build 60:
==> flow/design.v <==
module datapath(input clk, reset, weCU, buffIRCU, buffAHCU,
                input buffALCU, buffRCU, srcbmuxCU, adrmuxCU,
			       input [1:0] acmuxCU, pcmuxCU,
			       input [2:0] aluopCU,
			       input [7:0] memdata,
			       output [15:0] address,
			       output [7:0] writedata, instrCU,
			       output zeroCU);
wire [7:0]  adrHout, buffIRout, buffAHout, buffALout, srcbmuxout;
wire [7:0]  acout, acmuxout, rout, buffRout, aluout;
wire [15:0] pcout, pcaddout, mdaout, pcmuxout, adrmuxout;
flopr #(8) IR(clk, reset, buffIRout, instrCU);
flopr #(8) adrH(clk, reset, buffAHout, adrHout);
buff buffIR(clk, reset, memdata, buffIRCU, buffIRout);
buff buffadrH(clk, reset, memdata, buffAHCU, buffAHout);
buff buffadrL(clk, reset, memdata, buffALCU, buffALout);
mux3 #(8) acmux(aluout, memdata, rout, acmuxCU, acmuxout);
flopr #(8) AC(clk, reset, acmuxout, acout);
flopr #(8) R(clk, reset, buffRout, rout);
buff buffR(clk, reset, acout, buffRCU, buffRout);
mux2 #(8) srcbmux(rout, 8'b00000001, srcbmuxCU, srcbmuxout);
alu alu(acout, srcbmuxout, aluopCU, aluout, zeroCU);
flopr #(16) PC(clk, reset, pcmuxout, pcout);
mux3 #(16) pcmux(pcout, pcaddout, {adrHout, buffALout}, pcmuxCU, pcmuxout);
adder pcadder(pcout, 16'b000000000000001, pcaddout);
flopr #(16) MDA(clk, reset, {adrHout, buffALout}, mdaout);
mux2 #(16) addressmux(pcout, mdaout, adrmuxCU, adrmuxout);
assign address = adrmuxout;
assign writedata = aluout;
endmodule
module mux2 # (parameter WIDTH = 8)
(input  [WIDTH-1:0] a0, a1,
 input s,
 output [WIDTH-1:0] y);
  assign y = s ? a1 : a0;
endmodule
module mux3 # (parameter WIDTH = 8)
(input  [WIDTH-1:0] a0, a1, a2,
 input  [1:0] s,
 output [WIDTH-1:0] y);
  assign y = s[1] ? a2 : (s[0] ? a1 : a0); 
endmodule
module flopr # (parameter WIDTH = 8)
(input clk, reset,
 input [WIDTH-1:0] d,
 output reg [WIDTH-1:0] q);
 always @ (posedge clk, posedge reset)
   if (reset) q <= 0;
   else q <= d;
endmodule
module buff(input clk, reset, input[7:0] a, input s, output [7:0] y);
  reg [7:0] q;
  assign y = (s == 1) ? a : q;
  always @ (posedge clk, posedge reset)
    if (reset) q <= 0;
    else q <= y;
endmodule
module adder(input [15:0] a, b, output [15:0] y);
assign y = a + b;
endmodule
module alu (a, b, sel, out, zero);
    input [7:0] a,b;
    input [2:0] sel; 
    output reg [7:0] out;
    output reg zero;
    always @ (*) 
    begin 
        case(sel) 
		      3'b000:   
	begin
		out = a; 
		if (out == 0) zero = 1;  
		else zero = 0; 
          end
            3'b001:   
	begin
		out = a+b;  
		if (out == 0)
		 zero = 1;  
		else
		zero = 0;
          end     
            3'b010:   
	begin
		out = a-b;  
		if (out == 0) zero = 1;  
		else zero = 0;
          end 
            3'b011:   
	begin
		out = 0; 
		zero = 1;
          end
			   3'b100:   
	begin
		out = a & b; 
		if (out == 0)
		 zero = 1;  
		else
		zero = 0;
          end
		     3'b101:   
	begin
		out = a | b; 
		if (out == 0) zero = 1;  
		else zero = 0; 
          end
			  3'b110:   
	begin
		out = a ^ b; 
		if (out == 0) zero = 1;  
		else zero = 0; 
          end		 
			  3'b111:   
	begin
		out = ~a; 
		if (out == 0) zero = 1;  
		else zero = 0; 
          end
        endcase
    end
endmodule
module controller(input clk, reset, zflag, 
                  input [7:0] opcode, 
						output buffIR, buffAH, buffAL, buffR, srcbmux, adrmux, we,
			         output [1:0] pcmux, acmux, 
						output [2:0] aluop);
  maindec md(clk, reset, zflag, opcode, buffAL, buffR, buffIR, buffAH, srcbmux, adrmux, we, pcmux, acmux, aluop);
endmodule
module maindec(input clk, reset, zflag, 
               input [7:0] opcode, 
					output buffAL, buffR, buffIR, buffAH, srcbmux, adrmux, we,
			      output [1:0] pcmux, acmux,
					output [2:0] aluop);
  reg [13:0] controls;
  reg [3:0] state, nextstate;
  assign {buffAL, buffAH, buffIR, acmux, buffR, srcbmux, aluop, pcmux, adrmux, we} = controls;
  parameter fetch = 4'b0000;
  parameter decode = 4'b0001;
  parameter getah = 4'b0010;
  parameter getal = 4'b0011;
  parameter loaddata = 4'b0100;
  parameter storedata = 4'b0101;
  parameter jumpinstr = 4'b0110;
  parameter alu = 4'b0111;
  parameter r_to_ac = 4'b1000;
  parameter ac_to_r = 4'b1001;
  parameter ahfetch = 4'b1010;
  parameter pcinc = 4'b1011;
  parameter NOP = 8'h00;
  parameter LDAC = 8'h01;
  parameter STAC = 8'h02;
  parameter MVAC = 8'h03;
  parameter MOVR = 8'h04;
  parameter JUMP = 8'h05;
  parameter JMPZ = 8'h06;
  parameter JPNZ = 8'h07;
  parameter ADD = 8'h08;
  parameter SUB = 8'h09;
  parameter INAC = 8'h0A;
  parameter CLAC = 8'h0B;
  parameter AND = 8'h0C;
  parameter OR = 8'h0D;
  parameter XOR = 8'h0E;
  parameter NOT = 8'h0F;
  always @(posedge clk, posedge reset)
    if (reset)  state <= fetch;
	 else        state <= nextstate;
  always @(*)
  begin  
    case(state)
	   fetch: nextstate <= decode;
		decode: case(opcode)
		          NOP: nextstate <= pcinc;
					 LDAC: nextstate <= ahfetch;
					 STAC: nextstate <= ahfetch;
					 MVAC: nextstate <= ac_to_r;
					 MOVR: nextstate <= r_to_ac;
					 JUMP: nextstate <= ahfetch;
					 JMPZ: nextstate <= ahfetch;
					 JPNZ: nextstate <= ahfetch;
					 default: nextstate <= alu;
				 endcase
		 getah: nextstate <= getal;
		 getal: if (opcode == STAC)      nextstate <= storedata;
		        else if (opcode == LDAC) nextstate <= loaddata;
				  else if ((opcode == JMPZ) & ~zflag) nextstate <= pcinc;
				  else if ((opcode == JPNZ) & zflag)  nextstate <= pcinc;
				  else                     nextstate <= jumpinstr;
		 jumpinstr: nextstate <= fetch;
		 storedata: nextstate <= fetch;
		 loaddata: nextstate <= fetch;
		 ac_to_r: nextstate <= fetch;
		 r_to_ac: nextstate <= fetch;
		 alu: nextstate <= fetch;
		 ahfetch: nextstate <= getah;
		 pcinc: nextstate <= fetch;
		 default: nextstate <= fetch;
	 endcase
  end
  always @(*)
  begin
    case(state)
	   fetch: controls <= 14'b00100000000000;
		decode: controls <= 14'b00000000000000;
		getah: controls <= 14'b01000000000100;
		getal: controls <= 14'b10000000000000;
		storedata: controls <= 14'b00000000000111;
		loaddata: controls <=  14'b00001000000110;
		ac_to_r: controls <= 14'b00000100000100;
		r_to_ac: controls <= 14'b00010000000100;
		jumpinstr: controls <= 14'b00000000001010;
		ahfetch: controls <= 14'b00000000000100;
		pcinc: controls <= 14'b00000000000100;
		alu:
		begin
		  case(opcode)
		    ADD: controls <= 14'b00000000010100;
			 SUB: controls <= 14'b00000000100100;
			 INAC: controls <= 14'b00000010010100;
			 CLAC: controls <= 14'b00000000110100;
			 AND: controls <= 14'b00000001000100;
			 OR: controls <= 14'b00000001010100;
			 XOR: controls <= 14'b00000001100100;
			 NOT: controls <= 14'b00000001110100;
			 default: controls <= 14'b00000000000000;
		  endcase
		end
		default: controls <= 14'b00000000000000;
    endcase
  end
endmodule
module smm(input clk, reset,
           input [7:0] readdata,
           output we, 
			  output [15:0] address,
			  output [7:0] writedata);
wire buffR, buffIR, buffAH, mdamux, buffAL, adrmux, srcbmux;
wire [1:0] pcmux, acmux;
wire [2:0] aluop;
wire [15:0] addr;
wire [7:0] wdata, instr;
wire zero;
datapath dp(clk, reset, we, buffIR, buffAH, buffAL, buffR, srcbmux, adrmux, acmux, pcmux, aluop, readdata, addr, wdata, instr, zero);
controller cu(clk, reset, zero, instr, buffIR, buffAH, buffAL, buffR, srcbmux, adrmux, we, pcmux, acmux, aluop);
assign writedata = wdata;
assign address = addr;
endmodule
Settings: LEC_CHECK=0, CAP_MARGIN=20, CORE_MARGIN=2, CORE_UTILIZATION=72, CTS_CLUSTER_DIAMETER=397, CTS_CLUSTER_SIZE=99, PLACE_DENSITY=0.39, SETUP_SLACK_MARGIN=1.0, SLEW_MARGIN=20, TNS_END_PERCENT=5; clock period 3.41 ns.
run.sh (not shown) runs the stock make flow with config.mk's settings and CLKGATE_MAP_FILE=.
Build 60: it failed with a tool error in clock tree synthesis (4_1_cts), so there are no final results.
Here is what was changed in the inputs of build 18 compared with build 60.
--- a/flow/config.mk
+++ b/flow/config.mk
@@ -8,9 +8,5 @@
 export CAP_MARGIN = 20
 export CORE_MARGIN = 2
-export CORE_UTILIZATION = 72
-export CTS_CLUSTER_DIAMETER = 397
-export CTS_CLUSTER_SIZE = 99
-export PLACE_DENSITY = 0.39
-export SETUP_SLACK_MARGIN = 1.0
+export CORE_UTILIZATION = 41
+export PLACE_DENSITY = 0.6
 export SLEW_MARGIN = 20
-export TNS_END_PERCENT = 5
==> flow/constraint.sdc <==
create_clock -name core_clock -period 4.93 [get_ports {clk}]
set_input_delay 0.9860 -clock core_clock [delete_from_list [all_inputs] [get_ports {clk}]]
set_output_delay 0.9860 -clock core_clock [all_outputs]
set_load 0.01 [all_outputs]
Build 18 completed every stage of the flow, and the final layout passed the timing, design-rule and antenna checks. Build 18 and build 60 ended up with roughly the same count of placed standard cells including taps. Against build 60 as the reference, build 18 delivers a higher number of placement rows. Build 18 against build 60: net count entering floorplan roughly the same, area of the core increased by about 80% relative to the old numbers.
Inputs modified between build 18 and build 35:
--- a/flow/config.mk
+++ b/flow/config.mk
@@ -8,5 +8,6 @@
 export CAP_MARGIN = 20
 export CORE_MARGIN = 2
-export CORE_UTILIZATION = 41
-export PLACE_DENSITY = 0.6
+export CORE_UTILIZATION = 48
+export CTS_CLUSTER_SIZE = 37
+export SETUP_SLACK_MARGIN = -0.26
 export SLEW_MARGIN = 20
==> flow/constraint.sdc <==
create_clock -name core_clock -period 2.65 [get_ports {clk}]
set_input_delay 0.5300 -clock core_clock [delete_from_list [all_inputs] [get_ports {clk}]]
set_output_delay 0.5300 -clock core_clock [all_outputs]
set_load 0.01 [all_outputs]
==> results <==
Delta (build 35 minus build 18): final design instance area without fill +about 18%; share of the core filled by cells before placement +7.3 points; total negative slack for setup checks -17.66 ns. Internal power for build 35: 0.0030 W up relative to build 18. In build 35 the implementation completed, yet the final layout does not meet the checks, the culprit being negative setup slack. In the metrics for build 18 and build 35, the one carrying the higher total power consumption of the routed design is build 35. [build 35] number of buffers added for setup after CTS rose 14 relative to build 18.

========
Starts from the design.v that is shown in full above.
==> flow/config.mk <==
export PLATFORM = sky130hd
export DESIGN_NAME = smm
export DESIGN_NICKNAME = smm
export VERILOG_FILES = /design/flow/design.v
export SDC_FILE = /design/flow/constraint.sdc
export NUM_CORES = 4
export LEC_CHECK = 0
export CAP_MARGIN = 20
export CORE_MARGIN = 2
export CORE_UTILIZATION = 65
export SETUP_SLACK_MARGIN = 0.91
export SLEW_MARGIN = 20
==> flow/constraint.sdc <==
create_clock -name core_clock -period 3.44 [get_ports {clk}]
set_input_delay 0.6880 -clock core_clock [delete_from_list [all_inputs] [get_ports {clk}]]
set_output_delay 0.6880 -clock core_clock [all_outputs]
set_load 0.01 [all_outputs]
The first run never finished: it broke off in 4_1_cts with DPL-0033.
==> next run, changes <==
--- a/flow/config.mk
+++ b/flow/config.mk
@@ -10,2 +10 @@
-export CORE_UTILIZATION = 65
-export SETUP_SLACK_MARGIN = 0.91
+export CORE_UTILIZATION = 58
==> flow/constraint.sdc (replaced) <==
create_clock -name core_clock -period 2.65 [get_ports {clk}]
set_input_delay 0.5300 -clock core_clock [delete_from_list [all_inputs] [get_ports {clk}]]
set_output_delay 0.5300 -clock core_clock [all_outputs]
set_load 0.01 [all_outputs]
=> This time the run ran to the end with violations: setup timing; area after synthesis stays the same; die area grows by roughly a tenth; synthesized cell count is unchanged.
==> next run, changes <==
--- a/flow/config.mk
+++ b/flow/config.mk
@@ -10,0 +11,2 @@
+export CTS_CLUSTER_SIZE = 37
+export SETUP_SLACK_MARGIN = 0.76
The new run ended with an error in 5_1_grt.
Area after synthesis does not change.
Die size stays the same.
Synthesized cell count does not change.
==> next run, changes <==
--- a/flow/config.mk
+++ b/flow/config.mk
@@ -10,3 +10,2 @@
-export CORE_UTILIZATION = 58
-export CTS_CLUSTER_SIZE = 37
-export SETUP_SLACK_MARGIN = 0.76
+export CORE_UTILIZATION = 66
+export SETUP_SLACK_MARGIN = 0.89
==> flow/constraint.sdc (replaced) <==
create_clock -name core_clock -period 3.39 [get_ports {clk}]
set_input_delay 0.6780 -clock core_clock [delete_from_list [all_inputs] [get_ports {clk}]]
set_output_delay 0.6780 -clock core_clock [all_outputs]
set_load 0.01 [all_outputs]
This time the run failed in 4_1_cts, error DPL-0033.
Area after synthesis does not change.
Synthesized cell count is unchanged.
Die area goes down by roughly a tenth.

========
== run A ==
Starts from the design.v that is shown in full above.
==> flow/config.mk <==
export PLATFORM = sky130hd
export DESIGN_NAME = smm
export DESIGN_NICKNAME = smm
export VERILOG_FILES = /design/flow/design.v
export SDC_FILE = /design/flow/constraint.sdc
export NUM_CORES = 4
export LEC_CHECK = 0
export ABC_AREA = 1
export CAP_MARGIN = 20
export CORE_MARGIN = 2
export CORE_UTILIZATION = 72
export CTS_CLUSTER_DIAMETER = 353
export CTS_CLUSTER_SIZE = 30
export PLACE_DENSITY = 0.8
export SETUP_SLACK_MARGIN = -0.29
export SLEW_MARGIN = 20
==> flow/constraint.sdc <==
create_clock -name core_clock -period 3.43 [get_ports {clk}]
set_input_delay 0.6860 -clock core_clock [delete_from_list [all_inputs] [get_ports {clk}]]
set_output_delay 0.6860 -clock core_clock [all_outputs]
set_load 0.01 [all_outputs]
Run A is listed as incomplete: the tool reported an error in global routing and the run ended there.
The following lists how run B was set up differently from run A:
Settings: SETUP_SLACK_MARGIN removed (was -0.29); CTS_CLUSTER_DIAMETER removed (was 353); CORE_UTILIZATION changed from 72 to 40; ABC_AREA removed (was 1); CTS_CLUSTER_SIZE removed (was 30); PLACE_DENSITY changed from 0.8 to 0.6; the clock period (ns, I/O delays scaled along) changed from 3.43 to 5.0.
--- outcome ---
Run B: done, clean on timing, DRC and antenna
Comparing the two runs side by side, run B comes out ahead of run A on placed wire-length estimate.
Comparing run A and run B, the lower gate count after technology mapping is on run B.
Die size of run B exceeds that of run A by more than half.
### run B -> run C
Settings: the clock period (ns, I/O delays scaled along) changed from 5.0 to 4.93.
Results
- Run B and run C ended up with roughly the same clock-pin transition on the worst setup and hold timing paths.
- Compared with run B, run C has less setup slack.
- Max clock network fraction of design power across run B and run C: run B
- Overall power consumption: run C vs run B up 0.020 mW
- When run C is measured against run B, its via count turns out 61 higher.
### run C -> run D
Settings: SETUP_SLACK_MARGIN newly set to 0.05; PLACE_DENSITY removed (was 0.6); CTS_CLUSTER_SIZE newly set to 37; CORE_UTILIZATION changed from 40 to 58; the clock period (ns, I/O delays scaled along) changed from 4.93 to 3.32.
- In run D the implementation ran to completion but is not tape-out ready, as the final checks report setup timing.
- The lower part of the total power dissipated in sequential elements of run C and run D is in run D.
- Run D reports its topmost layer with routed signal wires as met5 while run C reports met4.
- Depth of the worst register-to-register path: higher on run D
- The lower total power of run C and run D is in run C.
- The clock latency on the worst-skew pair of run D is higher than that of run C.
- Between run C and run D, headroom to the max-slew limit decreased.
- Higher number of buffer and inverter stages on the critical path among run C and run D: run C
- Mean instance size in the synthesized netlist came out exactly the same in run C and run D.
- Compared run D vs run C, and post-place setup slack is down in run D.
- Looking at worst setup slack, run D sits 1.0 ns lower than run C does.
- Run D ended up with dp.buffIR.q[4]$_DFFE_PP0P_ as its critical path startpoint; run C ended up with dp.buffIR.q[7]$_DFFE_PP0P_.
--- input diff run D..run E ---
Settings: TNS_END_PERCENT newly set to 5; SETUP_SLACK_MARGIN changed from 0.05 to 0.72; CORE_UTILIZATION changed from 58 to 55; the clock period (ns, I/O delays scaled along) changed from 3.32 to 2.65.
Results
Lower clock-buffer cell count was reported by run E, not run D.
In run E the implementation completed, yet the final layout does not meet the checks, the culprit being setup timing.
Sort run E and run D by power per cell area, descending, and run E comes first.
When run E is measured against run D, its clock tree cell share of total cell area turns out 0.16 points higher.
Power and IR drop assume default switching activity.
